==> flow/config.mk <==
export PLATFORM = sky130hd
export DESIGN_NAME = reservation_station
export DESIGN_NICKNAME = reservation_station
export VERILOG_FILES = /design/flow/design.v
export SDC_FILE = /design/flow/constraint.sdc
export NUM_CORES = 4
export LEC_CHECK = 0
export CAP_MARGIN = 20
export CORE_MARGIN = 2
export CORE_UTILIZATION = 72
export CTS_CLUSTER_SIZE = 34
export SETUP_SLACK_MARGIN = 0.49
export SLEW_MARGIN = 20
==> flow/constraint.sdc <==
create_clock -name core_clock -period 3.3 [get_ports {clk_i}]
set_input_delay 0.6600 -clock core_clock [delete_from_list [all_inputs] [get_ports {clk_i}]]
set_output_delay 0.6600 -clock core_clock [all_outputs]
set_load 0.01 [all_outputs]
==> flow/design.v <==
`timescale 1ns / 1ns
    localparam int PREGS   = 128;
    localparam int PREG_W  = $clog2(PREGS);    
    localparam int ROB_DEPTH = 16;
    localparam int ROB_PTR_W = $clog2(ROB_DEPTH);
    typedef enum logic [3:0] {
        NA,
        ADD,
        SUB,
        ANDD,
        ORR,
        RSHIFT,
        SLTIU,
        LUI
    } ALUCTRL;
    typedef enum logic [3:0] {
        NOFUNC,
        ALU,
        MEM,
        BRANCH
    } FUNCU;
    typedef enum logic {
        BHW,
        WORD
    } MEMDATATYPE;
    typedef enum logic {
        STORE,
        LOAD
    } LOADSTORE;
    typedef struct packed {
        logic [31:0] instr;
        logic [31:0] pc;
    } fetch_t;
    typedef struct packed {
        logic [31:0] instr;
        logic [31:0] pc;         
        logic [6:0]  opcode;
        logic [4:0]  rs1;        
        logic        rs1Used;
        logic [4:0]  rs2;
        logic        rs2Used;
        logic [4:0]  rd;
        logic        rdUsed;
        logic [31:0] imm;
        logic        immUsed;
        logic        spec;
        logic        lsType;     
        logic        loadStore;  
        logic        branch;
        logic        jump;
        logic        speculative;
        logic [3:0]  aluop;
        logic [3:0]  funcU;
    } decode_t;
    typedef struct packed {
        logic [PREG_W-1:0] rs1;
        logic [PREG_W-1:0] rs2;
        logic [PREG_W-1:0] rd;
        logic [PREG_W-1:0] old_rd;
        logic [4:0] arch_rd;
        logic [31:0] pc;
        logic [6:0]  opcode;
        logic [31:0] imm;
        logic        imm_used;
        logic        rd_used;
        logic [3:0]  aluop;
        logic [3:0]  funcU;
        logic [1:0]  load_store_type;    
        logic        speculative;
        logic        jump;
        logic        branch;
    } rename_t;
    typedef struct packed {
        logic        valid;
        logic        ready;
        logic [PREG_W-1:0] rs1;
        logic [PREG_W-1:0] rs2;
        logic [PREG_W-1:0] rd;
        logic [PREG_W-1:0] old_rd;
        logic [ROB_PTR_W-1:0] ROB_tag;
        logic [ROB_PTR_W-1:0] ROB_tag_clone;  
        logic [31:0] pc;
        logic [6:0]  opcode;
        logic [31:0] imm;
        logic        imm_used;
        logic        rd_used;
        logic [3:0]  aluop;
        logic [3:0]  funcU;
        logic [1:0]  load_store_type;
        logic        speculative;
        logic        jump;
        logic        branch;
        logic [31:0] rs1_val;
        logic [31:0] rs2_val;
        logic        rs1_rdy;
        logic        rs2_rdy;
        logic [6:0]  rs1_tag;    
        logic [6:0]  rs2_tag;
    } rs_entry_t;
    typedef rs_entry_t dispatch_t;
    typedef struct packed {
        logic        valid;
        logic        completed;
        logic        has_dest;
        logic [4:0]        arch_rd;
        logic [PREG_W-1:0] dest_preg;
        logic [PREG_W-1:0] old_preg;
        logic        is_branch;
        logic [31:0] pc;
    } rob_entry_t;
    typedef struct packed {
        logic [PREG_W-1:0] rd_addr;
        logic [31:0] rs1_val;
        logic rs1_used;
        logic [31:0] rs2_val;
        logic rs2_used;
        logic [31:0] imm_val;
        logic imm_used;
        logic [3:0] aluop;
        logic [ROB_PTR_W-1:0] ROB_tag;
    } alu_entry_t;
    typedef struct packed {
        logic [PREG_W-1:0] rd_addr;
        logic [31:0] rd_val;
        logic completed;
        logic [ROB_PTR_W-1:0] ROB_tag;
    } alu_out_t;
    typedef struct packed {
        logic [PREG_W-1:0] rd_addr;
        logic [31:0] rs1_val;
        logic rs1_used;
        logic [31:0] rs2_val;
        logic rs2_used;
        logic [31:0] imm_val;
        logic imm_used;
        logic jump;
        logic branch;
        logic [31:0] pc;
        logic took_branch;
        logic [ROB_PTR_W-1:0] ROB_tag;
    } branch_entry_t;
    typedef struct packed {
        logic [PREG_W-1:0] rd_addr;
        logic [31:0] rd_val;
        logic [31:0] dest_addr;
        logic branch_taken;  
        logic completed;
        logic mispredict;
        logic [ROB_PTR_W-1:0] ROB_tag;
    } branch_out_t;
    typedef struct packed {
        logic [PREG_W-1:0] rd_addr;
        logic [31:0] rs1_val;
        logic rs1_used;
        logic [31:0] rs2_val;
        logic rs2_used;
        logic [31:0] imm_val;
        logic imm_used;
        logic lsType;  
        logic loadStore;  
        logic [31:0] pc;
        logic [ROB_PTR_W-1:0] ROB_tag;
    } lsu_entry_t;
    typedef struct packed {
        logic [PREG_W-1:0] rd_addr; 
        logic [31:0] rd_val;
        logic completed;
        logic [ROB_PTR_W-1:0] ROB_tag;
    } lsu_out_t;
    typedef struct packed {
        logic [PREG_W-1:0] rd_addr;      
        logic [31:0]       rd_val;       
        logic              completed;    
        logic              mispredict;   
        logic [ROB_PTR_W-1:0] ROB_tag;  
        logic              branch_taken;  
        logic [31:0]       dest_addr;     
        logic [1:0]        src_fu;        
    } wb_packet_t;
    localparam int RS_ENTRY_W     = 204;    
    localparam int FETCH_T_W      = 64;
    localparam int DECODE_T_W     = 136;
    localparam int RENAME_T_W     = 119;
    localparam int ALU_OUT_T_W    = 44;
    localparam int BRANCH_OUT_T_W = 78;
    localparam int LSU_OUT_T_W    = 44;
`timescale 1ns / 1ns
module prioritydecoder 
#(
    parameter WIDTH = 4
)(
    input logic [WIDTH-1:0] in,
    output logic [$clog2(WIDTH)-1:0] out,
    output logic valid
);
    always_comb begin
        valid = 1'b0;
        out   = '0;
        for (int i = WIDTH-1; i >= 0; i--) begin
            if (in[i] && !valid) begin
                valid = 1'b1;
                out   = i[$clog2(WIDTH)-1:0];  
            end
        end
    end
endmodule
`timescale 1ns / 1ns
 `timescale 1ns / 1ns
module reservation_station #(
    parameter int  RS_DEPTH   = 8
)(
    input  logic      clk_i,
    input  logic      rst_i,
    input  logic      recover_i,
    input  logic      disp_valid_i,
    output logic      disp_ready_o,
    input  logic [RS_ENTRY_W-1:0] disp_entry_i,    
    output logic      issue_valid_o,
    input  logic      issue_ready_i,
    output logic [RS_ENTRY_W-1:0] issue_entry_o,   
    input  logic       cdb_valid_i,
    input  logic [6:0] cdb_tag_i
);
    logic [RS_ENTRY_W-1:0] entries [RS_DEPTH];      
    rs_entry_t rd_tmp;                  
    rs_entry_t nx_tmp;                  
    logic [RS_ENTRY_W-1:0] entries_n [RS_DEPTH];
    logic [RS_DEPTH-1:0] valid_vec;
    logic [RS_DEPTH-1:0] ready_vec;
    always_comb begin
        for (int i = 0; i < RS_DEPTH; i++) begin
            rd_tmp       = entries[i];
            valid_vec[i] = rd_tmp.valid;
            ready_vec[i] = rd_tmp.rs1_rdy & rd_tmp.rs2_rdy;  
        end
    end
    logic [RS_DEPTH-1:0] free_mask; 
    assign free_mask = ~valid_vec;
    logic [$clog2(RS_DEPTH)-1:0] free_idx;
    logic have_free;
    prioritydecoder #(.WIDTH(RS_DEPTH)) u_dec_free (
        .in   (free_mask),
        .out  (free_idx),
        .valid(have_free)
    );
    assign disp_ready_o = have_free && !recover_i;
    wire do_insert = disp_valid_i && disp_ready_o;
    logic [RS_DEPTH-1:0] issue_mask;
    assign issue_mask = valid_vec & ready_vec;
    logic [$clog2(RS_DEPTH)-1:0] issue_idx;
    logic have_issue;
    prioritydecoder #(.WIDTH(RS_DEPTH)) u_dec_issue (
        .in   (issue_mask),
        .out  (issue_idx),
        .valid(have_issue)
    );
    logic                          hold_valid;      
    rs_entry_t                      hold_entry;      
    logic [$clog2(RS_DEPTH)-1:0]    hold_idx;        
    wire cand_valid = have_issue && !recover_i;      
    wire do_issue   = issue_valid_o && issue_ready_i;  
    always_ff @(posedge clk_i or posedge rst_i) begin
        if (rst_i) begin
            hold_valid <= 1'b0;                     
            hold_entry <= '0;                       
            hold_idx   <= '0;                       
        end else if (recover_i) begin
            hold_valid <= 1'b0;
            hold_entry <= '0;
            hold_idx   <= '0;
        end else begin
            if (!hold_valid && cand_valid) begin    
                hold_valid <= 1'b1;                 
                hold_entry <= entries[issue_idx];   
                hold_idx   <= issue_idx;            
            end
            if (hold_valid && issue_ready_i) begin  
                hold_valid <= 1'b0;                 
            end
        end
    end
    assign issue_valid_o = hold_valid && !recover_i;       
    assign issue_entry_o = hold_valid ? hold_entry : '0;   
    always_comb begin
        for (int i = 0; i < RS_DEPTH; i++) begin
            nx_tmp = entries[i];
            if (cdb_valid_i && nx_tmp.valid) begin
                if (!nx_tmp.rs1_rdy && (nx_tmp.rs1_tag == cdb_tag_i))
                    nx_tmp.rs1_rdy = 1'b1;
                if (!nx_tmp.rs2_rdy && (nx_tmp.rs2_tag == cdb_tag_i))
                    nx_tmp.rs2_rdy = 1'b1;
            end
            if (do_insert && (free_idx == i)) begin
                nx_tmp       = disp_entry_i;
                nx_tmp.valid = 1'b1;
            end
            if (do_issue && !(do_insert && (hold_idx == free_idx)) && (hold_idx == i)) begin
                nx_tmp.valid   = 1'b0;
                nx_tmp.rs1_rdy = 1'b0;
                nx_tmp.rs2_rdy = 1'b0;
            end
            entries_n[i] = nx_tmp;
        end
    end
    always_ff @(posedge clk_i or posedge rst_i) begin
        if (rst_i) begin
            for (int i = 0; i < RS_DEPTH; i++) begin
                entries[i] <= '0;
            end
        end else if (recover_i) begin
            for (int i = 0; i < RS_DEPTH; i++) begin
                entries[i] <= '0;
            end
        end else begin
            for (int i = 0; i < RS_DEPTH; i++) begin
                entries[i] <= entries_n[i];
            end
        end
    end
endmodule
==> flow/run.sh <==
#!/bin/bash
# the make line also repeats each setting of config.mk as NAME=value (left out here)
make -C /OpenROAD-flow-scripts/flow DESIGN_CONFIG=/design/flow/config.mk WORK_HOME=/design/flow/orfs CLKGATE_MAP_FILE= finish
==> results.sh, run 1 <==
# flow metrics
export IMPL_clock_skew_ns=0.02392
export IMPL_p_clk_mw=21.5
export IMPL_enable_flop_cells=0
export IMPL_maxCapViolCount=0
export IMPL_adder_share_pct=0
export IMPL_power_switching_mw=10.87
export IMPL_finalClockPeriodUsage_pct=89.57
export IMPL_status="complete, no violations"
export IMPL_powerDensity_nw_per_um2=479.4
export IMPL_track_usage_pct=50.10
export IMPL_rr_worst_depth=7
export IMPL_seqPwrFrac_pct=48.9
export IMPL_ys_cells=9901
export IMPL_grt_pass1_vias=80310
export IMPL_avgSynthCellArea_sq_um=8.617
export IMPL_dr_first_iter_drc_count=13100
export IMPL_synthXorXnorAreaFrac_pct=1.170
export IMPL_cp_startpoint="entries[6][203]"
export IMPL_synth_nets=10120
export IMPL_fillers=7093
export IMPL_postLayoutCellArea_sq_um=97610
export IMPL_cts_tree="done"
export IMPL_r2r_end="entries[1][89]"
export IMPL_final_nets=9881
export IMPL_crit_type="reg -> out"
export IMPL_htreeDepth=4
export IMPL_synthTopCellsByCount="3434 x nand2_1, 1840 x dfrtp_1, 1810 x a21oi_1"
export IMPL_path_cells="nand4_1 > nor3_4 > nor2_4 > clkdlybuf4s50_1"
export IMPL_hold_end="entries[2][168]"
export IMPL_clkLatencyLatePin_ns=0.81
export IMPL_firstDrtPassIters=9
export IMPL_chipWidth_um=348.2
export IMPL_path_delay_family="simple AND/OR/NAND/NOR gates"
export IMPL_p_leak_nw=42.88
export IMPL_cts_sinks=1840
export IMPL_dieArea_sq_um=121300
export IMPL_swShare_pct=23.22
export IMPL_dp_hpwl_um=153500
export IMPL_pg_comb_mw=2.39
export IMPL_ant_nets=0
export IMPL_yosys_area_top_type="dfrtp_1"
export IMPL_mux_area_share_pct=0.02346
export IMPL_grt_overflow=0
export IMPL_power_group_top="registers"
export IMPL_comb_power_share_pct=5.1
export IMPL_gp_congestion=0.8942
export IMPL_via_count=81040
export IMPL_worst_path_max_fanout=4
export IMPL_cts_buffers=181
export IMPL_area_growth_syn_to_layout_pct=14.40
export IMPL_ys_types=46
export IMPL_rows=126
export IMPL_hold_path_depth=2
export IMPL_fp_util_pct=72.45
export IMPL_synthTopLogicFamily="AND-OR/OR-AND gates"
export IMPL_synth_async_reset_ratio_pct=100.0
export IMPL_wirelength_um=307000
export IMPL_synth_seq_share_pct=53.97
export IMPL_root_buffer="clkbuf_16"
export IMPL_cp_depth=4
export IMPL_vdd_drop_max_mv=0.5803
export IMPL_yosys_most_used_dff="dfrtp_1"
export IMPL_setup_viol_count_final=0
export IMPL_crit_buf_inv=1
export IMPL_syn_inst=9901
export IMPL_tightest_slew_ns=1.264
export IMPL_synth_area_sq_um=85320
export IMPL_tool_warnings=93
export IMPL_clock_fmax_mhz=338.3
export IMPL_portBuffers=421
export IMPL_slew_headroom_pct=15.70
export IMPL_rsz0062_at_grt="true"
export IMPL_max_stage_delay_ns=0.49
export IMPL_arrival_ns=2.30
export IMPL_critPathCaptureType="output port"
export IMPL_top_cells_by_area="dfrtp_1 54%, nand2_1 15%, a21oi_1 11%"
export IMPL_antenna_found_initial=76
export IMPL_rrSetupSlack_ns=0.43
export IMPL_drt_vias_per_instance=7.118
export IMPL_min_period_ns=2.956
export IMPL_routedWlPerCell_um=26.96
export IMPL_seq_power_mw=22.9
export IMPL_aoi_share_pct=21.81
export IMPL_endpoint="disp_ready_o"
export IMPL_critPathLaunchType="flip-flop"
export IMPL_crit_path_top_delay_cell="clkdlybuf4s50_1"
export IMPL_r2r_start="entries[6][203]"
export IMPL_min_from="recover_i"
export IMPL_intPower_mw=35.93
export IMPL_ys_chip_area_sq_um=85320
export IMPL_hold_path_class="in -> reg"
export IMPL_route_detailed_drc=0
export IMPL_yosysWarningCount=4
export IMPL_yosys_area_top_type_share_pct=53.97
export IMPL_synth_top_cell_by_count="nand2_1"
export IMPL_post_route_util_pct=82.88
export IMPL_cts_buffer_depth=3
export IMPL_hold_viol_final=0
export IMPL_finalSetupTns_ns=0
export IMPL_grt_max_degree=239
export IMPL_placed_area_sq_um=90190
export IMPL_grt_pass1_wl_um=466700
export IMPL_ys_seq_elements=1840
export IMPL_path_clk_slew_ns=0.06
export IMPL_totalPowerFinal_mw=46.79
export IMPL_ioPinCount=423
export IMPL_crit_required_ns=2.64
export IMPL_clock_power_share_pct=46.0
export IMPL_fp_dieH_um=348.2
export IMPL_core_sq_um=117800
export IMPL_ys_sh_simple_pct=17.61
export IMPL_slew_viol_final=0
layer usage:
metal	up-vias	track usage [%]	wire, um
met2	7241	73.58	134900
li1	33220	-	-
met4	74	30.12	18890
met1	38850	65.41	102400
met5	-	0.5202	576
met3	1654	16.16	50310
cell type report:
cell class              instances  area, sq um  share of cell area, %
diodes                         40        100.1                 0.1025
clock buffers                 280         5540                  5.676
clock inverters                49        643.1                 0.6589
inverters                       2        18.77                0.01923
multi-input cells            6957        35210                  36.07
flip-flops and latches       1840        46050                  47.18
well taps                    1536         1922                  1.969
repair buffers                682         8118                  8.317
repair_timing:
action,CTS,global route
gates cloned,15,4
gates resized,631,280
setup buffers,25,3
hold buffers,0,0
endpoints found under the setup margin,206,152
pin swaps,15,37
stage by stage:
step | hold slack [ns] | setup WS (ns) | instances
2_1_floorplan | 0.4578 | -22.89 | 9901
3_3_place_gp | 0.4701 | 0.3087 | 10970
3_5_place_dp | 0.4815 | 0.2631 | 10970
4_1_cts | 0.1525 | 0.2863 | 11340
5_1_grt | 0.1867 | 0.2757 | 11380
6_report | 0.1834 | 0.3443 | 11390
==> run 2, diff against run 1 <==
- CORE_UTILIZATION: 72 -> 67
- CTS_CLUSTER_SIZE: 34 -> 14
- SETUP_SLACK_MARGIN: 0.49 -> default
- clock period: 3.3 -> 3.53 ns (I/O delays scaled with it)
==> run 2 against run 1 <==
Effect of this change: still clean on timing, DRC and antenna; non-clock buffer count down 10; sequential share of layout area grew 0.26 points; via count fell by 3.2%; largest power group unchanged; highest routed layer unchanged.
==> results.sh, run 2 <==
# flow metrics
export IMPL_aoi_share_pct=21.81
export IMPL_max_stage_delay_ns=0.59
export IMPL_firstDrtPassIters=9
export IMPL_root_buffer="clkbuf_16"
export IMPL_cp_startpoint="hold_valid"
export IMPL_r2r_end="entries[0][131]"
export IMPL_fp_util_pct=67.68
export IMPL_portBuffers=421
export IMPL_hold_ws_ns=0.2961
export IMPL_critPathLaunchType="flip-flop"
export IMPL_yosysWarningCount=4
export IMPL_drt_vias_per_instance=6.825
export IMPL_seq_power_mw=21.4
export IMPL_tool_warnings=116
export IMPL_rrSetupSlack_ns=0.85
export IMPL_vdd_drop_max_mv=0.5378
export IMPL_route_detailed_drc=0
export IMPL_avgSynthCellArea_sq_um=8.617
export IMPL_rr_worst_depth=6
export IMPL_ys_chip_area_sq_um=85320
export IMPL_yosys_area_top_type_share_pct=53.97
export IMPL_synthTopLogicFamily="AND-OR/OR-AND gates"
export IMPL_path_cells="buf_12 > buf_12 > and2_1 > clkdlybuf4s50_1"
export IMPL_ys_cells=9901
export IMPL_crit_buf_inv=3
export IMPL_arrival_ns=2.72
export IMPL_hold_path_class="in -> reg"
export IMPL_slew_headroom_pct=15.47
export IMPL_grt_pass1_wl_um=453600
export IMPL_maxCapViolCount=0
export IMPL_slew_viol_final=0
export IMPL_rsz0062_at_grt="false"
export IMPL_cts_tree="done"
export IMPL_p_clk_mw=20.3
export IMPL_routedWlPerCell_um=25.75
export IMPL_rows=130
export IMPL_cts_buffer_depth=3
export IMPL_gp_congestion=0.9038
export IMPL_instances_no_fill=11500
export IMPL_pg_comb_mw=2.23
export IMPL_numPlacedInstances=11120
export IMPL_top_cells_by_area="dfrtp_1 54%, nand2_1 15%, a21oi_1 11%"
export IMPL_clock_power_share_pct=46.2
export IMPL_grt_max_degree=237
export IMPL_synth_nets=10120
export IMPL_syn_inst=9901
export IMPL_p_leak_nw=41.83
export IMPL_synth_seq_share_pct=53.97
export IMPL_adder_share_pct=0
export IMPL_clock_fmax_mhz=292.3
export IMPL_htreeDepth=4
export IMPL_power_switching_mw=10.19
export IMPL_grt_pass1_vias=77790
export IMPL_endpoint="issue_entry_o[38]"
export IMPL_min_period_ns=3.422
export IMPL_dieArea_sq_um=130200
export IMPL_synthTopCellsByCount="3434 x nand2_1, 1840 x dfrtp_1, 1810 x a21oi_1"
export IMPL_intPower_mw=33.71
export IMPL_synth_area_sq_um=85320
export IMPL_r2r_start="entries[7][203]"
export IMPL_enable_flop_cells=0
export IMPL_crit_top_cell="buf_12"
export IMPL_comb_power_share_pct=5.1
export IMPL_hold_path_depth=2
export IMPL_grt_overflow=0
export IMPL_worst_path_max_fanout=43
export IMPL_ys_seq_elements=1840
export IMPL_core_sq_um=126100
export IMPL_fp_dieH_um=360.9
export IMPL_yosys_area_top_type="dfrtp_1"
export IMPL_hold_end="entries[5][161]"
export IMPL_cts_sinks=1840
export IMPL_power_group_top="registers"
export IMPL_crit_type="reg -> out"
export IMPL_final_nets=9876
export IMPL_clock_skew_ns=0.02250
export IMPL_wirelength_um=296100
export IMPL_ioPinCount=423
export IMPL_ys_types=46
export IMPL_hold_viol_final=0
export IMPL_cts_hold_buf=0
export IMPL_critPathCaptureType="output port"
export IMPL_synth_top_cell_by_count="nand2_1"
export IMPL_via_count=78470
export IMPL_status="complete, no violations"
export IMPL_synth_async_reset_ratio_pct=100.0
export IMPL_seqPwrFrac_pct=48.7
export IMPL_min_from="recover_i"
export IMPL_cts_buffers=186
export IMPL_ant_nets=0
export IMPL_ys_sh_simple_pct=17.61
export IMPL_cp_depth=4
export IMPL_yosys_most_used_dff="dfrtp_1"
export IMPL_crit_path_top_delay_cell="clkdlybuf4s50_1"
export IMPL_crit_required_ns=2.82
export IMPL_path_clk_slew_ns=0.06
export IMPL_clkLatencyLatePin_ns=0.83
export IMPL_powerDensity_nw_per_um2=452.2
export IMPL_dr_first_iter_drc_count=11340
export IMPL_track_usage_pct=45.03
export IMPL_post_route_util_pct=77.00
export IMPL_setup_viol_count_final=0
export IMPL_finalClockPeriodUsage_pct=96.93
export IMPL_finalSetupTns_ns=0
export IMPL_swShare_pct=23.20
export IMPL_chipWidth_um=360.9
export IMPL_dp_hpwl_um=154700
export IMPL_tightest_slew_ns=1.268
export IMPL_synthXorXnorAreaFrac_pct=1.170
export IMPL_mux_area_share_pct=0.02346
export IMPL_path_delay_family="buffers and inverters"
export IMPL_area_growth_syn_to_layout_pct=13.77
export IMPL_antenna_found_initial=69
export IMPL_totalPowerFinal_mw=43.89
[run 2: stage by stage]
| step | cell area (sq um) | worst slack [ns] |
|---|---|---|
| after floorplan | 85330 | -22.70 |
| after global placement | 90650 | 0.4680 |
| after detailed placement | 90650 | 0.4291 |
| after CTS | 96970 | 0.03113 |
| after global routing | 97040 | 0.1091 |
| final | 97070 | 0.1084 |
[run 2: final cells by class]
class	instances	area, sq um
Inverter	2	18.77
Antenna cell	38	95.09
Timing Repair Buffer	672	7745
Tap cell	1650	2064
Clock inverter	47	548.0
Sequential cell	1840	46050
Multi-Input combinational cell	6957	34850
Clock buffer	292	5692
Fill cell	8928	28990
[run 2: repair_timing]
item,in CTS,in global routing
endpoints found under the setup margin,155,1
pin swaps,0,0
setup buffers,5,0
gates resized,2,2
[run 2: routing by layer]
| metal | share of wire, % | track usage [%] | vias to the layer above |
|---|---|---|---|
| met2 | 45 | 68.30 | 5734 |
| met4 | 5.1 | 23.87 | 62 |
| li1 | - | - | 33200 |
| met1 | 36 | 59.11 | 38260 |
| met3 | 14 | 12.96 | 1220 |
| met5 | 0.14 | 0 | - |
==> run 3, diff against run 2 <==
- ABC_AREA: default -> 1
- CELL_PAD_IN_SITES_DETAIL_PLACEMENT: default -> 0
- CELL_PAD_IN_SITES_GLOBAL_PLACEMENT: default -> 1
- CORE_MARGIN: 2 -> 3
- CORE_UTILIZATION: 67 -> 40
- CTS_CLUSTER_DIAMETER: default -> 381
- CTS_CLUSTER_SIZE: 14 -> default
- GPL_TIMING_DRIVEN: default -> 0
- HOLD_SLACK_MARGIN: default -> 0.09
- SETUP_SLACK_MARGIN: default -> 0.88
- SLEW_MARGIN: 20 -> 35
- TNS_END_PERCENT: default -> 70
- clock period: 3.53 -> 4.02 ns (I/O delays scaled with it)
==> run 3 against run 2 <==
Effect of this change: still clean on timing, DRC and antenna; sequential share of layout area shrank 1.5 points; via count shrank 8.5%; utilization shrank 28 points; critical endpoint is now issue_entry_o[190]; largest cell class unchanged; largest power group is now clock; highest routed layer unchanged.
==> results.sh, run 3 <==
# flow metrics
export IMPL_chipWidth_um=458.6
export IMPL_firstDrtPassIters=6
export IMPL_finalSetupTns_ns=0
export IMPL_htreeDepth=4
export IMPL_clkLatencyLatePin_ns=0.84
export IMPL_rsz0062_at_grt="true"
export IMPL_via_count=71780
export IMPL_synth_nets=9711
export IMPL_crit_buf_inv=8
export IMPL_rr_worst_depth=12
export IMPL_powerDensity_nw_per_um2=417.1
export IMPL_yosys_area_top_type_share_pct=56.19
export IMPL_synth_async_reset_ratio_pct=100.0
export IMPL_dp_hpwl_um=223800
export IMPL_cts_buffer_depth=3
export IMPL_power_group_top="clock"
export IMPL_root_buffer="clkbuf_16"
export IMPL_p_leak_nw=47.24
export IMPL_dieArea_sq_um=210300
export IMPL_cts_tree="done"
export IMPL_pg_comb_mw=3.41
export IMPL_seqPwrFrac_pct=45.4
export IMPL_hold_viol_final=0
export IMPL_clock_power_share_pct=46.4
export IMPL_maxCapViolCount=0
export IMPL_dr_first_iter_drc_count=6414
export IMPL_tightest_slew_ns=0.9473
export IMPL_routedWlPerCell_um=23.90
export IMPL_ys_types=36
export IMPL_enable_flop_cells=0
export IMPL_avgSynthCellArea_sq_um=8.631
export IMPL_fp_util_pct=40.38
export IMPL_rows=165
export IMPL_path_cells="clkbuf_16 > buf_12 > clkbuf_16 > buf_6 > clkbuf_16 > buf_12 > nand2_4 > inv_1 > buf_2"
export IMPL_placed_area_sq_um=91760
export IMPL_arrival_ns=2.46
export IMPL_aoi_share_pct=16.10
export IMPL_seq_power_mw=19.0
export IMPL_comb_power_share_pct=8.2
export IMPL_cp_startpoint="hold_valid"
export IMPL_crit_top_cell="clkbuf_16"
export IMPL_comb_area_sq_um=26640
export IMPL_synth_top_cell_by_count="dfrtp_1"
export IMPL_synth_area_sq_um=81940
export IMPL_synth_seq_share_pct=56.19
export IMPL_antenna_found_initial=36
export IMPL_yosysWarningCount=4
export IMPL_r2r_start="entries[5][203]"
export IMPL_drt_vias_per_instance=5.469
export IMPL_ys_cells=9494
export IMPL_max_stage_delay_ns=0.38
export IMPL_intPower_mw=31.45
export IMPL_track_usage_pct=29.40
export IMPL_grt_overflow=0
export IMPL_p_clk_mw=19.4
export IMPL_power_switching_mw=10.34
export IMPL_fillers=19740
export IMPL_crit_type="reg -> out"
export IMPL_status="complete, no violations"
export IMPL_crit_required_ns=3.22
export IMPL_ys_chip_area_sq_um=81940
export IMPL_slew_viol_final=0
export IMPL_core_sq_um=202900
export IMPL_worst_path_max_fanout=7
export IMPL_area_growth_syn_to_layout_pct=22.29
export IMPL_grt_pass1_vias=70830
export IMPL_finalClockPeriodUsage_pct=81.27
export IMPL_ys_sh_simple_pct=15.27
export IMPL_setup_viol_count_final=0
export IMPL_min_period_ns=3.267
export IMPL_wirelength_um=313700
export IMPL_adder_share_pct=0
export IMPL_grt_max_degree=28
export IMPL_gp_congestion=0.8673
export IMPL_ioPinCount=423
export IMPL_clock_fmax_mhz=306.1
export IMPL_flop_area_sq_um=46050
export IMPL_synthTopLogicFamily="AND-OR/OR-AND gates"
export IMPL_fp_dieH_um=458.6
export IMPL_yosys_most_used_dff="dfrtp_1"
export IMPL_cts_buffers=209
export IMPL_yosys_area_top_type="dfrtp_1"
export IMPL_tool_warnings=33
export IMPL_synthTopCellsByCount="1840 x dfrtp_1, 1685 x inv_1, 1422 x o22ai_1"
export IMPL_critPathCaptureType="output port"
export IMPL_swShare_pct=24.74
export IMPL_synthXorXnorAreaFrac_pct=0.6841
export IMPL_portBuffers=412
export IMPL_crit_path_top_delay_cell="dfrtp_1"
export IMPL_postLayoutCellArea_sq_um=100200
export IMPL_r2r_end="hold_entry[160]"
export IMPL_ys_seq_elements=1840
export IMPL_endpoint="issue_entry_o[190]"
export IMPL_cts_sinks=1840
export IMPL_hold_path_class="in -> async"
export IMPL_slew_headroom_pct=36.85
export IMPL_path_delay_family="buffers and inverters"
export IMPL_grt_pass1_wl_um=468000
export IMPL_syn_inst=9494
export IMPL_final_nets=10480
export IMPL_vdd_drop_max_mv=0.3758
export IMPL_clock_skew_ns=0.02422
export IMPL_ant_nets=0
export IMPL_path_clk_slew_ns=0.06
export IMPL_top_cells_by_area="dfrtp_1 56%, o22ai_1 11%, inv_1 7.7%"
export IMPL_critPathLaunchType="flip-flop"
export IMPL_mux_area_share_pct=0
export IMPL_route_detailed_drc=0
export IMPL_cp_depth=9
export IMPL_rrSetupSlack_ns=0.91
[run 3: per-layer routing]
metal / routed length (um) / GRT usage (%)
met1: 143200 / 43.08
met2: 138900 / 44.40
met3: 19720 / 4.285
met4: 11850 / 10.32
met5: 13 / 0
[run 3: area by class of cell]
type / instances / share of cell area, %
clock buffers: 343 / 6.579
repair buffers: 561 / 7.004
flip-flops and latches: 1840 / 45.95
plain buffers: 704 / 3.753
well taps: 2672 / 3.336
clock inverters: 35 / 0.3821
inverters: 1694 / 6.357
multi-input cells: 5256 / 26.59
diodes: 19 / 0.04745
[run 3: repair_timing]
action / CTS / global route
resized: 320 / 536
hold buffers: 0 / 0
endpoints found under the setup margin: 637 / 657
pin swaps: 5 / 16
gates cloned: 1 / 9
setup buffers: 19 / 21
hold endpoints to repair: 0 / 0
[run 3: metrics by stage]
step                total power, mW  std cells  worst slack [ns]  utilization [%]  hold WS [ns]
detailed placement            22.40      12680           -0.1759            45.22        0.4651
CTS                           42.03      13080            0.6185            48.90        0.2222
global placement              22.24      12580            -34.73            44.06        0.4631
global route                  43.24      13110            0.7005            49.36        0.3566
finish                        41.79      13120            0.7530            49.38        0.3765
floorplan                     20.87       9494            -22.31                -        0.4487
==> run 4, diff against run 3 <==
- ABC_AREA: 1 -> default
- CELL_PAD_IN_SITES_DETAIL_PLACEMENT: 0 -> default
- CELL_PAD_IN_SITES_GLOBAL_PLACEMENT: 1 -> default
- CORE_MARGIN: 3 -> 4
- CORE_UTILIZATION: 40 -> 35
- CTS_CLUSTER_DIAMETER: 381 -> default
- GPL_TIMING_DRIVEN: 0 -> default
- HOLD_SLACK_MARGIN: 0.09 -> default
- PLACE_DENSITY: default -> 0.55
- SETUP_SLACK_MARGIN: 0.88 -> default
- SLEW_MARGIN: 35 -> 20
- TNS_END_PERCENT: 70 -> default
- clock period: 4.02 -> 7.49 ns (I/O delays scaled with it)
==> run 4 against run 3 <==
Effect of this change: count of clock-buffer cells in the layout fell by 42; clock skew rose by 0.020 ns; sequential share of layout area rose by 1.3 points; area after synthesis rose by 4.1%; first-iteration DRC count rose by 25%; synthesized cell count rose by 4.3%; global-route usage fell by 3.4 points; sequential power fell by 47%; utilization fell by 9.1 points.
==> results.sh, run 4 <==
# flow metrics
export IMPL_intPower_mw=16.04
export IMPL_cts_tree="done"
export IMPL_fin_ws_ns=2.484
export IMPL_route_detailed_drc=0
export IMPL_antenna_found_initial=58
export IMPL_ys_sh_simple_pct=17.61
export IMPL_finalClockPeriodUsage_pct=66.84
export IMPL_final_nets=9779
export IMPL_powerDensity_nw_per_um2=217.3
export IMPL_grt_max_degree=198
export IMPL_endpoint="issue_entry_o[109]"
export IMPL_yosysWarningCount=4
export IMPL_ctsResizeCount=0
export IMPL_placed_area_sq_um=90760
export IMPL_tool_warnings=116
export IMPL_crit_type="reg -> out"
export IMPL_core_sq_um=241700
export IMPL_rr_worst_depth=7
export IMPL_drt_vias_per_instance=5.813
export IMPL_yosys_area_top_type="dfrtp_1"
export IMPL_track_usage_pct=26.01
export IMPL_dp_hpwl_um=166400
export IMPL_critPathCaptureType="output port"
export IMPL_avgSynthCellArea_sq_um=8.617
export IMPL_area_growth_syn_to_layout_pct=14.19
export IMPL_cp_depth=3
export IMPL_r2r_end="hold_entry[2]"
export IMPL_seqPwrFrac_pct=47.6
export IMPL_top_cells_by_area="dfrtp_1 54%, nand2_1 15%, a21oi_1 11%"
export IMPL_cts_hold_buf=0
export IMPL_rows=180
export IMPL_status="complete, no violations"
export IMPL_synthTopLogicFamily="AND-OR/OR-AND gates"
export IMPL_totalPowerFinal_mw=21.17
export IMPL_portBuffers=421
export IMPL_vdd_drop_max_mv=0.1800
export IMPL_comb_power_share_pct=4.8
export IMPL_htreeDepth=4
export IMPL_post_cts_buffers=0
export IMPL_syn_inst=9901
export IMPL_p_leak_nw=41.07
export IMPL_ys_chip_area_sq_um=85320
export IMPL_dieArea_sq_um=251700
export IMPL_postLayoutCellArea_sq_um=97430
export IMPL_setup_viol_count_final=0
export IMPL_ioPinCount=423
export IMPL_enable_flop_cells=0
export IMPL_cts_buffers=202
export IMPL_crit_path_top_delay_cell="dfrtp_4"
export IMPL_max_stage_delay_ns=0.75
export IMPL_cts_sinks=1840
export IMPL_synth_seq_share_pct=53.97
export IMPL_hold_path_class="reg -> reg"
export IMPL_rsz0062_at_grt="false"
export IMPL_synth_top_cell_by_count="nand2_1"
export IMPL_cts_buffer_depth=3
export IMPL_crit_required_ns=5.99
export IMPL_synthTopCellsByCount="3434 x nand2_1, 1840 x dfrtp_1, 1810 x a21oi_1"
export IMPL_min_period_ns=5.006
export IMPL_dp_slack_ns=2.445
export IMPL_instances_no_fill=12930
export IMPL_fp_util_pct=35.31
export IMPL_clkLatencyLatePin_ns=0.86
export IMPL_slew_headroom_pct=20.58
export IMPL_grt_pass1_wl_um=497500
export IMPL_routedWlPerCell_um=26.01
export IMPL_slew_viol_final=0
export IMPL_r2r_start="entries[7][203]"
export IMPL_wirelength_um=336400
export IMPL_ys_seq_elements=1840
export IMPL_min_from="hold_entry[203]"
export IMPL_rrSetupSlack_ns=2.93
export IMPL_synth_async_reset_ratio_pct=100.0
export IMPL_clock_fmax_mhz=199.8
export IMPL_mux_area_share_pct=0.02346
export IMPL_maxCapViolCount=0
export IMPL_aoi_share_pct=21.81
export IMPL_clock_power_share_pct=47.6
export IMPL_adder_share_pct=0
export IMPL_swShare_pct=24.20
export IMPL_seq_power_mw=10.1
export IMPL_ant_nets=0
export IMPL_clock_skew_ns=0.04419
export IMPL_synth_area_sq_um=85320
export IMPL_via_count=75170
export IMPL_hold_path_depth=2
export IMPL_root_buffer="clkbuf_16"
export IMPL_crit_buf_inv=2
export IMPL_power_group_top="registers"
export IMPL_worst_path_max_fanout=56
export IMPL_arrival_ns=3.51
export IMPL_synthXorXnorAreaFrac_pct=1.170
export IMPL_path_delay_family="buffers and inverters"
export IMPL_yosys_area_top_type_share_pct=53.97
export IMPL_pg_comb_mw=1.02
export IMPL_yosys_most_used_dff="dfrtp_1"
export IMPL_hold_viol_final=0
export IMPL_ys_types=46
export IMPL_tightest_slew_ns=1.191
export IMPL_critPathLaunchType="flip-flop"
export IMPL_path_clk_slew_ns=0.06
export IMPL_dr_first_iter_drc_count=8009
export IMPL_grt_overflow=0
export IMPL_power_switching_mw=5.123
export IMPL_gp_congestion=0.7887
export IMPL_synth_nets=10120
export IMPL_p_clk_mw=10.1
export IMPL_numPlacedInstances=12540
export IMPL_cp_startpoint="hold_valid"
export IMPL_ys_cells=9901
export IMPL_hold_end="hold_entry[203]"
export IMPL_firstDrtPassIters=6
export IMPL_grt_pass1_vias=74400
export IMPL_finalSetupTns_ns=0
export IMPL_path_cells="buf_4 > and2_1 > clkdlybuf4s50_1"
export IMPL_fp_dieH_um=501.7
export IMPL_chipWidth_um=501.7
-- run 4: cell type report --
class                   instances  area [sq um]
well taps                    3185          3985
inverters                       2         18.77
fillers                     23830        144200
diodes                         33         82.58
clock buffers                 301          5938
repair buffers                559          5854
multi-input cells            6957         34850
clock inverters                55         650.6
flip-flops and latches       1840         46050
-- run 4: stage by stage --
stage	hold slack (ns)	utilization, %
2_1_floorplan	0.4578	-
4_1_cts	0.4991	40.28
5_1_grt	0.5229	40.30
3_5_place_dp	0.4855	37.56
3_3_place_gp	0.4791	37.55
6_report	0.4936	40.32
-- run 4: metal layers --
metal	GRT usage [%]	vias to the layer above	part of all wire, %
met5	0	-	0.061
met4	9.046	32	3.3
met3	5.300	721	8.3
met2	42.30	3412	47
met1	34.53	38020	41
li1	-	32990	-
==> run 5, diff against run 4 <==
- CORE_MARGIN: 4 -> 2
- CORE_UTILIZATION: 35 -> 72
- CTS_CLUSTER_SIZE: default -> 14
- PLACE_DENSITY: 0.55 -> default
- SETUP_SLACK_MARGIN: default -> 0.48
- clock period: 7.49 -> 3.38 ns (I/O delays scaled with it)
==> run 5 against run 4 <==
Effect of this change: non-clock buffer count rose by 111; die area down 52%; still clean on timing, DRC and antenna; wire length shrank 10%; final cell count fell by 12%; via count rose by 6.7%; total power up 110%; critical endpoint is now issue_entry_o[35]; utilization increased by 42 points; sequential power grew 120%; clock power up 100%; count of clock-buffer cells in the layout down 19.
==> results.sh, run 5 <==
# flow metrics
export IMPL_swShare_pct=23.34
export IMPL_via_count=80180
export IMPL_ioPinCount=423
export IMPL_core_sq_um=117800
export IMPL_dr_first_iter_drc_count=12450
export IMPL_p_leak_nw=43.54
export IMPL_finalSetupTns_ns=0
export IMPL_min_from="recover_i"
export IMPL_gp_congestion=0.8919
export IMPL_dieArea_sq_um=121300
export IMPL_fp_dieH_um=348.2
export IMPL_synthXorXnorAreaFrac_pct=1.170
export IMPL_wirelength_um=301700
export IMPL_portBuffers=421
export IMPL_rsz0062_at_grt="true"
export IMPL_ant_nets=0
export IMPL_cts_sinks=1840
export IMPL_crit_path_top_delay_cell="dfrtp_4"
export IMPL_seqPwrFrac_pct=49.2
export IMPL_aoi_share_pct=21.81
export IMPL_firstDrtPassIters=9
export IMPL_power_group_top="registers"
export IMPL_synthTopCellsByCount="3434 x nand2_1, 1840 x dfrtp_1, 1810 x a21oi_1"
export IMPL_syn_inst=9901
export IMPL_final_nets=9870
export IMPL_critPathCaptureType="output port"
export IMPL_r2r_end="entries[0][50]"
export IMPL_seq_power_mw=22.3
export IMPL_path_cells="buf_12 > buf_16 > and2_2 > clkdlybuf4s50_1"
export IMPL_avgSynthCellArea_sq_um=8.617
export IMPL_clock_fmax_mhz=320.0
export IMPL_worst_path_max_fanout=28
export IMPL_hold_path_depth=2
export IMPL_antenna_found_initial=73
export IMPL_path_delay_family="buffers and inverters"
export IMPL_tool_warnings=105
export IMPL_route_detailed_drc=0
export IMPL_dp_hpwl_um=152300
export IMPL_yosysWarningCount=4
export IMPL_crit_type="reg -> out"
export IMPL_yosys_area_top_type_share_pct=53.97
export IMPL_cts_buffers=182
export IMPL_p_clk_mw=20.7
export IMPL_slew_viol_final=0
export IMPL_area_growth_syn_to_layout_pct=14.04
export IMPL_synth_async_reset_ratio_pct=100.0
export IMPL_ys_sh_simple_pct=17.61
export IMPL_pg_comb_mw=2.34
export IMPL_ys_cells=9901
export IMPL_r2r_start="entries[6][203]"
export IMPL_htreeDepth=4
export IMPL_path_clk_slew_ns=0.06
export IMPL_synth_nets=10120
export IMPL_synthTopLogicFamily="AND-OR/OR-AND gates"
export IMPL_cts_hold_buf=0
export IMPL_cp_depth=4
export IMPL_cts_tree="done"
export IMPL_clkLatencyLatePin_ns=0.81
export IMPL_root_buffer="clkbuf_16"
export IMPL_comb_power_share_pct=5.2
export IMPL_critPathLaunchType="flip-flop"
export IMPL_setup_viol_count_final=0
export IMPL_finalClockPeriodUsage_pct=92.45
export IMPL_rrSetupSlack_ns=0.48
export IMPL_grt_pass1_wl_um=458100
export IMPL_synth_top_cell_by_count="nand2_1"
export IMPL_powerDensity_nw_per_um2=466.0
export IMPL_hold_end="entries[7][203]"
export IMPL_rows=126
export IMPL_crit_buf_inv=3
export IMPL_hold_path_class="in -> reg"
export IMPL_cts_buffer_depth=3
export IMPL_adder_share_pct=0
export IMPL_yosys_most_used_dff="dfrtp_1"
export IMPL_arrival_ns=2.45
export IMPL_clock_skew_ns=0.02400
export IMPL_clock_power_share_pct=45.6
export IMPL_vdd_drop_max_mv=0.5359
export IMPL_max_stage_delay_ns=0.53
export IMPL_maxCapViolCount=0
export IMPL_grt_max_degree=195
export IMPL_crit_required_ns=2.70
export IMPL_rr_worst_depth=9
export IMPL_min_period_ns=3.125
export IMPL_routedWlPerCell_um=26.52
export IMPL_power_switching_mw=10.58
export IMPL_grt_pass1_vias=79870
export IMPL_ys_seq_elements=1840
export IMPL_enable_flop_cells=0
export IMPL_synth_area_sq_um=85320
export IMPL_mux_area_share_pct=0.02346
export IMPL_slew_headroom_pct=4.587
export IMPL_fp_util_pct=72.45
export IMPL_tightest_slew_ns=1.431
export IMPL_hold_ws_ns=0.1290
export IMPL_endpoint="issue_entry_o[35]"
export IMPL_top_cells_by_area="dfrtp_1 54%, nand2_1 15%, a21oi_1 11%"
export IMPL_ys_types=46
export IMPL_ys_chip_area_sq_um=85320
export IMPL_hold_viol_final=0
export IMPL_track_usage_pct=49.01
export IMPL_drt_vias_per_instance=7.048
export IMPL_cp_startpoint="hold_valid"
export IMPL_chipWidth_um=348.2
export IMPL_intPower_mw=34.76
export IMPL_grt_overflow=0
export IMPL_yosys_area_top_type="dfrtp_1"
export IMPL_synth_seq_share_pct=53.97
export IMPL_status="complete, no violations"
## run 5: cell type report
class                   count  area, sq um
clock buffers             282         5567
flip-flops and latches   1840        46050
inverters                   2        18.77
repair buffers            670         8109
diodes                     43        107.6
fillers                  7321        20470
multi-input cells        6957        35010
well taps                1536         1922
clock inverters            46        509.2
## run 5: routing by layer
layer	routed length, um	GRT usage, %	share of wire [%]
met1	100000	62.28	33
met5	440	0.3601	0.15
met3	46840	15.56	16
met2	135100	74.11	45
met4	19260	29.38	6.4
## run 5: through the flow
stage / area [sq um] / instances / util, % / worst slack (ns) / total power [mW]
after floorplan: 85330 / 9901 / - / -22.82 / 24.21
after global placement: 90270 / 10970 / 76.65 / 0.3604 / 24.93
after detailed placement: 90270 / 10970 / 76.65 / 0.2790 / 24.98
after CTS: 96770 / 11320 / 82.17 / 0.2404 / 45.21
after global routing: 97270 / 11360 / 82.60 / 0.2429 / 46.35
final: 97300 / 11380 / 82.62 / 0.2551 / 45.34
## run 5: what timing repair did
action                     in CTS  in global routing
gates cloned                    7                  6
setup buffers                  14                  8
setup endpoints to repair     206                157
pin swaps                      10                  2
gates resized                 338                 99
==> run 6, diff against run 5 <==
- CTS_CLUSTER_SIZE: 14 -> 34
- PLACE_DENSITY: default -> 0.95
- SETUP_SLACK_MARGIN: 0.48 -> 0.95
- clock period: 3.38 -> 3.3 ns (I/O delays scaled with it)
==> run 6 against run 5 <==
Effect of this change: the run now fails in global routing (5_1_grt); synthesized cell count did not move; die area unchanged; area after synthesis stayed put.
==> results.sh, run 6 <==
# implementation run metrics
export IMPL_fp_util_pct=72.45
export IMPL_enable_flop_cells=0
export IMPL_yosys_most_used_dff="dfrtp_1"
export IMPL_syn_inst=9901
export IMPL_ys_sh_simple_pct=17.61
export IMPL_cts_buffers=180
export IMPL_synthTopCellsByCount="3434 x nand2_1, 1840 x dfrtp_1, 1810 x a21oi_1"
export IMPL_yosys_area_top_type="dfrtp_1"
export IMPL_adder_share_pct=0
export IMPL_cts_buffer_depth=3
export IMPL_avgSynthCellArea_sq_um=8.617
export IMPL_fp_dieH_um=348.2
export IMPL_rows=126
export IMPL_gp_congestion=0.9200
export IMPL_synthXorXnorAreaFrac_pct=1.170
export IMPL_root_buffer="clkbuf_16"
export IMPL_ys_seq_elements=1840
export IMPL_ioPinCount=423
export IMPL_synthTopLogicFamily="AND-OR/OR-AND gates"
export IMPL_synth_top_cell_by_count="nand2_1"
export IMPL_synth_seq_share_pct=53.97
export IMPL_ys_types=46
export IMPL_status="aborted with a tool error"
export IMPL_aoi_share_pct=21.81
export IMPL_synth_area_sq_um=85320
export IMPL_portBuffers=421
export IMPL_yosys_area_top_type_share_pct=53.97
export IMPL_synth_nets=10120
export IMPL_ys_chip_area_sq_um=85320
export IMPL_synth_async_reset_ratio_pct=100.0
export IMPL_dp_hpwl_um=156800
export IMPL_core_sq_um=117800
export IMPL_chipWidth_um=348.2
export IMPL_ys_cells=9901
export IMPL_top_cells_by_area="dfrtp_1 54%, nand2_1 15%, a21oi_1 11%"
export IMPL_htreeDepth=4
export IMPL_dieArea_sq_um=121300
export IMPL_cts_hold_buf=0
export IMPL_mux_area_share_pct=0.02346
export IMPL_cts_sinks=1840
export IMPL_failed_stage="global routing (5_1_grt)"
export IMPL_yosysWarningCount=4
==> run 6: timing repair <==
item                        CTS
setup endpoints to repair  1163
pin swaps                     1
resized                     272
cloned                        8
setup buffers                13
==> run 6: per-stage QoR <==
stage,instance area [sq um],power (mW),setup slack (ns),std cells
2_1_floorplan,85330,24.79,-22.89,9901
3_3_place_gp,90080,25.47,0.2774,10960
3_5_place_dp,90100,25.55,0.2158,10960
4_1_cts,96390,46.08,0.2771,11310
==> run 7, diff against run 6 <==
- CTS_CLUSTER_DIAMETER: default -> 30
- CTS_CLUSTER_SIZE: 34 -> 14
- HOLD_SLACK_MARGIN: default -> -0.07
- PLACE_DENSITY: 0.95 -> default
- SETUP_SLACK_MARGIN: 0.95 -> 0.33
==> run 7 against run 6 <==
Effect of this change: the run now finishes clean; synthesized cell count is the same; area after synthesis is the same; die area is the same.
==> results.sh, run 7 <==
# flow metrics
export IMPL_synth_area_sq_um=85320
export IMPL_firstDrtPassIters=10
export IMPL_vdd_drop_max_mv=0.6717
export IMPL_grt_max_degree=239
export IMPL_totalPowerFinal_mw=63.73
export IMPL_cp_startpoint="hold_valid"
export IMPL_yosys_area_top_type_share_pct=53.97
export IMPL_worst_path_max_fanout=12
export IMPL_status="complete, no violations"
export IMPL_power_switching_mw=14.34
export IMPL_cts_buffer_depth=4
export IMPL_path_clk_slew_ns=0.05
export IMPL_routedWlPerCell_um=28.42
export IMPL_p_leak_nw=46.38
export IMPL_intPower_mw=49.39
export IMPL_hold_ws_ns=0.05188
export IMPL_synthXorXnorAreaFrac_pct=1.170
export IMPL_adder_share_pct=0
export IMPL_rr_worst_depth=7
export IMPL_dr_first_iter_drc_count=15400
export IMPL_critPathCaptureType="output port"
export IMPL_grt_overflow=0
export IMPL_path_delay_family="buffers and inverters"
export IMPL_rrSetupSlack_ns=0.48
export IMPL_rsz0062_at_grt="true"
export IMPL_placed_area_sq_um=90190
export IMPL_clock_fmax_mhz=308.5
export IMPL_ys_sh_simple_pct=17.61
export IMPL_post_route_util_pct=88.19
export IMPL_yosys_area_top_type="dfrtp_1"
export IMPL_fp_util_pct=72.45
export IMPL_synth_async_reset_ratio_pct=100.0
export IMPL_wirelength_um=332400
export IMPL_synthTopLogicFamily="AND-OR/OR-AND gates"
export IMPL_crit_buf_inv=3
export IMPL_postLayoutCellArea_sq_um=103900
export IMPL_hold_end="entries[1][168]"
export IMPL_clkLatencyLatePin_ns=0.98
export IMPL_route_detailed_drc=0
export IMPL_drt_vias_per_instance=7.286
export IMPL_track_usage_pct=53.66
export IMPL_slew_viol_final=0
export IMPL_cts_hold_buf=0
export IMPL_ys_seq_elements=1840
export IMPL_dieArea_sq_um=121300
export IMPL_syn_inst=9901
export IMPL_rows=126
export IMPL_htreeDepth=5
export IMPL_instances_no_fill=11700
export IMPL_path_cells="buf_12 > buf_16 > and2_4 > clkdlybuf4s50_1"
export IMPL_ys_types=46
export IMPL_fin_ws_ns=0.05858
export IMPL_p_clk_mw=38.4
export IMPL_top_cells_by_area="dfrtp_1 54%, nand2_1 15%, a21oi_1 11%"
export IMPL_pg_comb_mw=2.43
export IMPL_crit_required_ns=2.64
export IMPL_r2r_start="entries[6][203]"
export IMPL_hold_path_class="in -> reg"
export IMPL_area_growth_syn_to_layout_pct=21.73
export IMPL_gp_congestion=0.8942
export IMPL_dp_hpwl_um=153500
export IMPL_seq_power_mw=22.9
export IMPL_ant_nets=0
export IMPL_ioPinCount=423
export IMPL_maxCapViolCount=0
export IMPL_yosys_most_used_dff="dfrtp_1"
export IMPL_synthTopCellsByCount="3434 x nand2_1, 1840 x dfrtp_1, 1810 x a21oi_1"
export IMPL_endpoint="issue_entry_o[106]"
export IMPL_antenna_found_initial=76
export IMPL_portBuffers=421
export IMPL_r2r_end="entries[1][122]"
export IMPL_clock_skew_ns=0.07167
export IMPL_root_buffer="clkbuf_16"
export IMPL_finalClockPeriodUsage_pct=98.22
export IMPL_arrival_ns=2.58
export IMPL_cp_depth=4
export IMPL_via_count=85240
export IMPL_crit_path_top_delay_cell="clkdlybuf4s50_1"
export IMPL_tool_warnings=93
export IMPL_hold_path_depth=2
export IMPL_dp_slack_ns=0.2631
export IMPL_min_period_ns=3.241
export IMPL_max_stage_delay_ns=0.56
export IMPL_powerDensity_nw_per_um2=613.6
export IMPL_critPathLaunchType="flip-flop"
export IMPL_tightest_slew_ns=1.322
export IMPL_power_group_top="clock"
export IMPL_grt_pass1_wl_um=498300
export IMPL_crit_type="reg -> out"
export IMPL_avgSynthCellArea_sq_um=8.617
export IMPL_swShare_pct=22.50
export IMPL_final_nets=10060
export IMPL_synth_nets=10120
export IMPL_chipWidth_um=348.2
export IMPL_numPlacedInstances=10970
export IMPL_aoi_share_pct=21.81
export IMPL_finalSetupTns_ns=0
export IMPL_synth_top_cell_by_count="nand2_1"
export IMPL_core_sq_um=117800
export IMPL_setup_viol_count_final=0
export IMPL_slew_headroom_pct=11.86
export IMPL_yosysWarningCount=4
export IMPL_hold_viol_final=0
export IMPL_ys_cells=9901
export IMPL_comb_power_share_pct=3.8
export IMPL_mux_area_share_pct=0.02346
export IMPL_cts_tree="done"
export IMPL_clock_power_share_pct=60.2
export IMPL_seqPwrFrac_pct=36.0
export IMPL_min_from="recover_i"
export IMPL_cts_sinks=1840
export IMPL_fp_dieH_um=348.2
export IMPL_enable_flop_cells=0
export IMPL_grt_pass1_vias=86910
export IMPL_cts_buffers=354
export IMPL_synth_seq_share_pct=53.97
export IMPL_ys_chip_area_sq_um=85320
==> run 7: area by class of cell <==
class	count	area (sq um)
flip-flops and latches	1840	46050
multi-input cells	6957	35030
fillers	5606	13900
clock buffers	437	9769
repair buffers	684	8098
clock inverters	195	2849
well taps	1536	1922
diodes	48	120.1
inverters	2	18.77
==> run 7: routing by layer <==
layer  wire (um)  part of all wire [%]  global-route usage [%]  vias to the layer above
met1      105000                    32                   66.06                    40360
met4       27740                   8.3                   38.49                       72
met2      142300                    43                   77.80                     8490
met3       56900                    17                   20.62                     2600
met5         463                  0.14                  0.2401                        -
li1            -                     -                       -                    33720
==> run 7: timing repair <==
item	in CTS	in global routing
resized	330	184
endpoints found under the setup margin	206	186
setup buffers	19	14
cloned	7	9
pin swaps	1	3
==> run 8, diff against run 7 <==
- CORE_UTILIZATION: 72 -> 40
- CTS_CLUSTER_DIAMETER: 30 -> default
- CTS_CLUSTER_SIZE: 14 -> default
- GPL_TIMING_DRIVEN: default -> 0
- HOLD_SLACK_MARGIN: -0.07 -> 0.09
- SETUP_SLACK_MARGIN: 0.33 -> default
- clock period: 3.3 -> 10.0 ns (I/O delays scaled with it)
==> run 8 against run 7 <==
Effect of this change: still clean on timing, DRC and antenna; combinational power fell by 64%; global-route usage is 25 points lower; clock skew is 0.041 ns lower; flip-flop count unchanged; count of clock-buffer cells in the layout shrank 128; hold slack better by 0.44 ns; area after synthesis unchanged; critical path depth is 2 higher; total power decreased by 75%; via count is 10% lower; setup slack improved by 2.6 ns; largest power group unchanged.
==> results.sh, run 8 <==
# flow metrics
export IMPL_cp_startpoint="recover_i"
export IMPL_cts_buffer_depth=3
export IMPL_tightest_slew_ns=1.278
export IMPL_yosysWarningCount=4
export IMPL_final_nets=10630
export IMPL_wirelength_um=322500
export IMPL_cp_depth=6
export IMPL_synth_nets=10120
export IMPL_ctsResizeCount=0
export IMPL_clkLatencyLatePin_ns=0.86
export IMPL_ys_cells=9901
export IMPL_pg_comb_mw=0.865
export IMPL_route_detailed_drc=0
export IMPL_crit_required_ns=8.00
export IMPL_htreeDepth=4
export IMPL_yosys_most_used_dff="dfrtp_1"
export IMPL_enable_flop_cells=0
export IMPL_slew_headroom_pct=14.78
export IMPL_adder_share_pct=0
export IMPL_path_cells="clkdlybuf4s50_1 > clkbuf_1 > clkbuf_1 > clkbuf_1 > nor2_1 > clkdlybuf4s50_1"
export IMPL_ioPinCount=423
export IMPL_fp_dieH_um=465.9
export IMPL_synth_seq_share_pct=53.97
export IMPL_seq_power_mw=7.55
export IMPL_firstDrtPassIters=28
export IMPL_path_clk_slew_ns=0.06
export IMPL_rsz0062_at_grt="false"
export IMPL_ant_nets=0
export IMPL_cts_buffers=200
export IMPL_hold_path_class="reg -> reg"
export IMPL_top_cells_by_area="dfrtp_1 54%, nand2_1 15%, a21oi_1 11%"
export IMPL_ys_chip_area_sq_um=85320
export IMPL_endpoint="disp_ready_o"
export IMPL_powerDensity_nw_per_um2=161.4
export IMPL_min_period_ns=7.313
export IMPL_comb_power_share_pct=5.3
export IMPL_synth_top_cell_by_count="nand2_1"
export IMPL_max_stage_delay_ns=0.90
export IMPL_grt_overflow=0
export IMPL_seqPwrFrac_pct=46.7
export IMPL_min_from="hold_entry[203]"
export IMPL_power_group_top="clock"
export IMPL_r2r_end="hold_entry[19]"
export IMPL_synth_area_sq_um=85320
export IMPL_dr_first_iter_drc_count=7986
export IMPL_synthXorXnorAreaFrac_pct=1.170
export IMPL_gp_congestion=0.9583
export IMPL_clock_fmax_mhz=136.7
export IMPL_finalClockPeriodUsage_pct=73.13
export IMPL_syn_inst=9901
export IMPL_critPathCaptureType="output port"
export IMPL_cts_hold_buf=0
export IMPL_hold_viol_final=0
export IMPL_yosys_area_top_type_share_pct=53.97
export IMPL_rr_worst_depth=8
export IMPL_status="complete, no violations"
export IMPL_cts_sinks=1840
export IMPL_clock_power_share_pct=48.0
export IMPL_hold_ws_ns=0.4947
export IMPL_antenna_found_initial=74
export IMPL_synthTopCellsByCount="3434 x nand2_1, 1840 x dfrtp_1, 1810 x a21oi_1"
export IMPL_fp_util_pct=40.23
export IMPL_routedWlPerCell_um=24.01
export IMPL_portBuffers=211
export IMPL_rrSetupSlack_ns=5.53
export IMPL_worst_path_max_fanout=10
export IMPL_crit_buf_inv=5
export IMPL_slew_viol_final=0
export IMPL_tool_warnings=30
export IMPL_arrival_ns=5.31
export IMPL_avgSynthCellArea_sq_um=8.617
export IMPL_dieArea_sq_um=217000
export IMPL_grt_pass1_wl_um=477800
export IMPL_ys_sh_simple_pct=17.61
export IMPL_totalPowerFinal_mw=16.17
export IMPL_via_count=76690
export IMPL_yosys_area_top_type="dfrtp_1"
export IMPL_intPower_mw=12.27
export IMPL_cts_tree="done"
export IMPL_core_sq_um=212100
export IMPL_post_cts_buffers=0
export IMPL_path_delay_family="buffers and inverters"
export IMPL_power_switching_mw=3.899
export IMPL_setup_viol_count_final=0
export IMPL_synth_async_reset_ratio_pct=100.0
export IMPL_root_buffer="clkbuf_16"
export IMPL_p_leak_nw=42.91
export IMPL_hold_end="hold_entry[203]"
export IMPL_hold_path_depth=2
export IMPL_critPathLaunchType="input port"
export IMPL_p_clk_mw=7.76
export IMPL_rows=169
export IMPL_maxCapViolCount=0
export IMPL_crit_type="in -> out"
export IMPL_dp_hpwl_um=238400
export IMPL_drt_vias_per_instance=5.709
export IMPL_finalSetupTns_ns=0
export IMPL_grt_pass1_vias=75100
export IMPL_swShare_pct=24.11
export IMPL_clock_skew_ns=0.03023
export IMPL_grt_max_degree=36
export IMPL_vdd_drop_max_mv=0.2082
export IMPL_r2r_start="entries[3][203]"
export IMPL_synthTopLogicFamily="AND-OR/OR-AND gates"
export IMPL_track_usage_pct=29.11
export IMPL_area_growth_syn_to_layout_pct=17.40
export IMPL_chipWidth_um=465.9
export IMPL_crit_path_top_delay_cell="clkbuf_1"
export IMPL_crit_top_cell="clkbuf_1"
export IMPL_ys_types=46
export IMPL_mux_area_share_pct=0.02346
export IMPL_aoi_share_pct=21.81
export IMPL_ys_seq_elements=1840
## run 8: metrics by stage
stage / setup WS (ns) / area (sq um) / utilization [%] / instances
after floorplan: -17.53 / 85330 / - / 9901
after global placement: -28.06 / 90970 / 42.89 / 12930
after detailed placement: 2.715 / 93170 / 43.93 / 13030
after CTS: 2.711 / 100100 / 47.19 / 13400
after global routing: 2.679 / 100100 / 47.21 / 13420
final: 2.687 / 100200 / 47.23 / 13430
## run 8: routing by layer
layer,routed length (um),GRT usage (%),vias up
met3,25140,5.912,765
met5,196,0,-
li1,-,-,34760
met1,129000,37.40,37880
met2,150400,46.46,3259
met4,17720,15.15,30
## run 8: area by class of cell
type | instances | area [sq um]
multi-input cells | 6957 | 34660
flip-flops and latches | 1840 | 46040
clock inverters | 65 | 828.3
clock buffers | 309 | 6090
well taps | 2821 | 3530
inverters | 2 | 11.26
repair buffers | 305 | 4234
plain buffers | 1102 | 4686
fillers | 20320 | 111900
diodes | 33 | 82.58
==> run 9, diff against run 8 <==
- ABC_AREA: default -> 1
- CORE_MARGIN: 2 -> 4
- CORE_UTILIZATION: 40 -> 60
- HOLD_SLACK_MARGIN: 0.09 -> default
- MAX_ROUTING_LAYER: default -> met4
- PLACE_DENSITY: default -> 0.55
==> run 9 against run 8 <==
Effect of this change: via count is 4.5% lower; die area is 34% lower; synthesized cell count is 4.1% lower; still clean on timing, DRC and antenna; area after synthesis is 4.0% lower; largest cell class unchanged; count of clock-buffer cells in the layout is 27 lower; global-route usage is 9.9 points higher; non-clock buffer count is 225 lower; hold slack worse by 0.016 ns; fmax is 15% higher; setup slack better by 0.96 ns; utilization is 24 points higher; flip-flop count stayed put.
==> results.sh, run 9 <==
# flow metrics
export IMPL_synth_async_reset_ratio_pct=100.0
export IMPL_slew_headroom_pct=17.98
export IMPL_grt_overflow=0
export IMPL_seq_power_mw=7.62
export IMPL_arrival_ns=4.36
export IMPL_ys_chip_area_sq_um=81940
export IMPL_synth_top_cell_by_count="dfrtp_1"
export IMPL_yosys_most_used_dff="dfrtp_1"
export IMPL_r2r_start="hold_valid"
export IMPL_setup_viol_count_final=0
export IMPL_comb_area_sq_um=26270
export IMPL_clock_power_share_pct=45.3
export IMPL_powerDensity_nw_per_um2=166.9
export IMPL_hold_path_class="reg -> reg"
export IMPL_adder_share_pct=0
export IMPL_wirelength_um=272800
export IMPL_intPower_mw=12.12
export IMPL_hold_end="hold_entry[63]"
export IMPL_power_switching_mw=3.923
export IMPL_slew_viol_final=0
export IMPL_cts_buffers=188
export IMPL_vdd_drop_max_mv=0.1663
export IMPL_seqPwrFrac_pct=47.5
export IMPL_worst_path_max_fanout=10
export IMPL_yosys_area_top_type="dfrtp_1"
export IMPL_tightest_slew_ns=1.230
export IMPL_fp_dieH_um=377.6
export IMPL_critPathCaptureType="output port"
export IMPL_ys_types=36
export IMPL_top_cells_by_area="dfrtp_1 56%, o22ai_1 11%, inv_1 7.7%"
export IMPL_grt_pass1_vias=70370
export IMPL_ys_sh_simple_pct=15.27
export IMPL_path_cells="clkbuf_1 > clkbuf_1 > clkbuf_1 > nand2_1 > inv_1 > clkdlybuf4s50_1"
export IMPL_swShare_pct=24.46
export IMPL_crit_type="reg -> out"
export IMPL_power_group_top="registers"
export IMPL_dr_first_iter_drc_count=8304
export IMPL_cp_startpoint="hold_valid"
export IMPL_cts_buffer_depth=3
export IMPL_cts_tree="done"
export IMPL_synth_nets=9711
export IMPL_ant_nets=0
export IMPL_endpoint="issue_entry_o[193]"
export IMPL_final_nets=10380
export IMPL_status="complete, no violations"
export IMPL_hold_ws_ns=0.4787
export IMPL_portBuffers=412
export IMPL_htreeDepth=4
export IMPL_crit_buf_inv=5
export IMPL_avgSynthCellArea_sq_um=8.631
export IMPL_critPathLaunchType="flip-flop"
export IMPL_antenna_found_initial=16
export IMPL_crit_top_cell="clkbuf_1"
export IMPL_gp_congestion=0.9446
export IMPL_track_usage_pct=39.01
export IMPL_min_from="hold_entry[63]"
export IMPL_grt_pass1_wl_um=415500
export IMPL_aoi_share_pct=16.10
export IMPL_mux_area_share_pct=0
export IMPL_p_leak_nw=44.00
export IMPL_post_cts_buffers=0
export IMPL_crit_required_ns=8.00
export IMPL_synthTopCellsByCount="1840 x dfrtp_1, 1685 x inv_1, 1422 x o22ai_1"
export IMPL_synth_seq_share_pct=56.19
export IMPL_r2r_end="hold_entry[74]"
export IMPL_ys_cells=9494
export IMPL_core_sq_um=135600
export IMPL_synth_area_sq_um=81940
export IMPL_rows=135
export IMPL_crit_path_top_delay_cell="clkbuf_1"
export IMPL_via_count=73260
export IMPL_ctsResizeCount=0
export IMPL_clock_skew_ns=0.02920
export IMPL_path_clk_slew_ns=0.07
export IMPL_finalClockPeriodUsage_pct=63.57
export IMPL_pg_comb_mw=1.16
export IMPL_root_buffer="clkbuf_16"
export IMPL_cp_depth=6
export IMPL_area_growth_syn_to_layout_pct=17.30
export IMPL_flop_area_sq_um=46040
export IMPL_drt_vias_per_instance=6.048
export IMPL_rr_worst_depth=12
export IMPL_grt_max_degree=36
export IMPL_synthXorXnorAreaFrac_pct=0.6841
export IMPL_min_period_ns=6.357
export IMPL_enable_flop_cells=0
export IMPL_hold_path_depth=2
export IMPL_clkLatencyLatePin_ns=0.83
export IMPL_fp_util_pct=60.41
export IMPL_cts_hold_buf=0
export IMPL_path_delay_family="buffers and inverters"
export IMPL_comb_power_share_pct=7.2
export IMPL_max_stage_delay_ns=0.88
export IMPL_route_detailed_drc=0
export IMPL_rsz0062_at_grt="false"
export IMPL_yosysWarningCount=4
export IMPL_ioPinCount=423
export IMPL_ys_seq_elements=1840
export IMPL_tool_warnings=32
export IMPL_rrSetupSlack_ns=5.87
export IMPL_clock_fmax_mhz=157.3
export IMPL_yosys_area_top_type_share_pct=56.19
export IMPL_hold_viol_final=0
export IMPL_finalSetupTns_ns=0
export IMPL_syn_inst=9494
export IMPL_post_route_util_pct=70.86
export IMPL_dp_hpwl_um=192300
export IMPL_cts_sinks=1840
export IMPL_maxCapViolCount=0
export IMPL_chipWidth_um=377.6
export IMPL_firstDrtPassIters=8
export IMPL_routedWlPerCell_um=22.53
export IMPL_fillers=10720
export IMPL_synthTopLogicFamily="AND-OR/OR-AND gates"
export IMPL_dieArea_sq_um=142500
export IMPL_p_clk_mw=7.26
[run 9: per-stage QoR]
step                std cells  cell area [sq um]  setup WS, ns  power (mW)
floorplan                9494              81950        -17.53       8.390
global placement        11690              88300        -27.84       8.854
detailed placement      11750              89710         4.609       8.890
CTS                     12100              96070         3.713       16.06
global route            12100              96080         3.704       16.49
finish                  12110              96110         3.643       16.04
[run 9: area by class of cell]
class	instances	share of cell area [%]
timing repair buffer	478	5.736
multi-input combinational	5256	27.33
buffer	704	3.421
tap	1781	2.318
clock buffer	282	5.796
inverter	1694	6.620
sequential	1840	47.91
clock inverter	61	0.8305
antenna	16	0.04166
[run 9: metal layers]
layer | part of all wire (%) | routed length, um | up-vias | track usage (%)
met3 | 9.7 | 26450 | 704 | 8.668
li1 | - | - | 32760 | -
met1 | 40 | 109900 | 36130 | 52.64
met5 | 0 | 0 | - | -
met4 | 5.1 | 13880 | 0 | 18.07
met2 | 45 | 122600 | 3657 | 56.83
Power figures rest on the tool's default switching activity, not on a simulated workload.
